Setup of indigo:
// DT
module DT(
        input                   clk,
        input                   reset,
        output                  done,
        output                  sti_rd,
        output  [9:0]           sti_addr,
        input   [15:0]          sti_di,
        output                  res_wr,
        output                  res_rd,
        output  reg [13:0]      res_addr,
        output  reg [7:0]       res_do,
        input   [7:0]           res_di
        );
export LEC_CHECK = 0
export ABC_AREA = 1
export CAP_MARGIN = 15
export CELL_PAD_IN_SITES_GLOBAL_PLACEMENT = 3
export CORE_ASPECT_RATIO = 1.15
export CORE_MARGIN = 3
export CORE_UTILIZATION = 40
export CTS_CLUSTER_SIZE = 65
export GPL_ROUTABILITY_DRIVEN = 0
export MAX_ROUTING_LAYER = met4
export MIN_ROUTING_LAYER = met2
export PLACE_DENSITY = 0.8
export SETUP_SLACK_MARGIN = -0.78
export SLEW_MARGIN = 20
export TNS_END_PERCENT = 50
create_clock -name core_clock -period 9.0 [get_ports {clk}]
run.sh (not shown) runs the stock make flow with config.mk's settings and CLKGATE_MAP_FILE=.
indigo completed end to end; final checks failed (DRC).
## Diff of input files: juniper against indigo
==> flow/config.mk <==
export PLATFORM = sky130hd
export DESIGN_NAME = DT
export DESIGN_NICKNAME = DT
export VERILOG_FILES = /design/flow/design.v
export SDC_FILE = /design/flow/constraint.sdc
export NUM_CORES = 4
export LEC_CHECK = 0
export ABC_AREA = 1
export CAP_MARGIN = 0
export CORE_MARGIN = 7
export CORE_UTILIZATION = 40
export GPL_ROUTABILITY_DRIVEN = 0
export HOLD_SLACK_MARGIN = 0.02
export MAX_ROUTING_LAYER = met4
export SLEW_MARGIN = 20
Findings:
juniper: PASS, flow complete, no timing, DRC or antenna violations. | global-route wire length before repair | higher: indigo |. On juniper: area growth from synthesis to layout is 0.15 points lower than what indigo gave. juniper -> indigo: count of distinct cell types in the synthesized netlist delta 0, exact match. Of the two values seen for worst setup path endpoint, res_do[0] was produced by juniper and res_do[1] by indigo. indigo → juniper: overall fraction of global-route tracks in use -15 points, global-route met1 utilization +23 points, switching part of the total +2.1 points. Compared to indigo, juniper has first-pass iteration count of the detailed router 42 lower. Per the comparison of juniper with indigo, fraction of power consumed by the clock network saw a decrease; measured slew at the worst slew-check pin saw an increase; detailed-route wire length saw a decrease.
Here is what was changed in the inputs of pepper compared with juniper.
-- flow/config.mk --
<<< juniper, line 8
export ABC_AREA = 1
export CAP_MARGIN = 0
export CORE_MARGIN = 7
>>> pepper, line 8
export CAP_MARGIN = 20
export CORE_MARGIN = 2
<<< juniper, line 12
>>> pepper, line 11
export CTS_CLUSTER_DIAMETER = 265
export CTS_CLUSTER_SIZE = 100
<<< juniper, line 13
export HOLD_SLACK_MARGIN = 0.02
export MAX_ROUTING_LAYER = met4
>>> pepper, line 14
export PLACE_DENSITY_LB_ADDON = 0.3
<<< juniper, line 16
>>> pepper, line 16
export TNS_END_PERCENT = 20
==> results <==
Compared to juniper, pepper has share of the synthesized netlist area taken by xor and xnor gates 4.8 points higher. Diff juniper -> pepper | total number of cells along the worst setup path | down by more than 10%. When pepper is set beside juniper, its final critical path time including I/O delays and setup turns out to be 0.29 ns larger. Between pepper and juniper, via count is lower for pepper, juniper comes in above that. pepper has sequential share of layout area above what juniper had. Delta(total routing resource utilization after global routing, pepper - juniper) > 0. Taking pepper over juniper, the total power ratio works out to 1.05. Going from juniper to pepper, worst setup slack shrinks by 0.29 ns. Changes observed in pepper relative to juniper: clock power went up by about 4%; cell area went down by 740 sq um.
## Diff of input files: lagoon against pepper
-- flow/config.mk --
<<< pepper, line 8
>>> lagoon, line 8
export ABC_AREA = 1
<<< pepper, line 9
>>> lagoon, line 10
export CORE_ASPECT_RATIO = 1.87
<<< pepper, line 10
export CORE_UTILIZATION = 40
export CTS_CLUSTER_DIAMETER = 265
export CTS_CLUSTER_SIZE = 100
export GPL_ROUTABILITY_DRIVEN = 0
export PLACE_DENSITY_LB_ADDON = 0.3
>>> lagoon, line 12
export CORE_UTILIZATION = 39
export CTS_CLUSTER_DIAMETER = 374
export CTS_CLUSTER_SIZE = 98
export SETUP_SLACK_MARGIN = -0.8
[summary]
Compared with pepper, lagoon shows a worst setup margin that is 0.39 ns higher. The capture point of the critical path comes out res_do[0] in one run and res_do[1] in the other, namely in pepper and lagoon respectively. Delta (lagoon minus pepper): die area up about 9%, buffering stage count on the worst path with inverters included has increased.
Power is estimated from default activity; no workload was simulated.
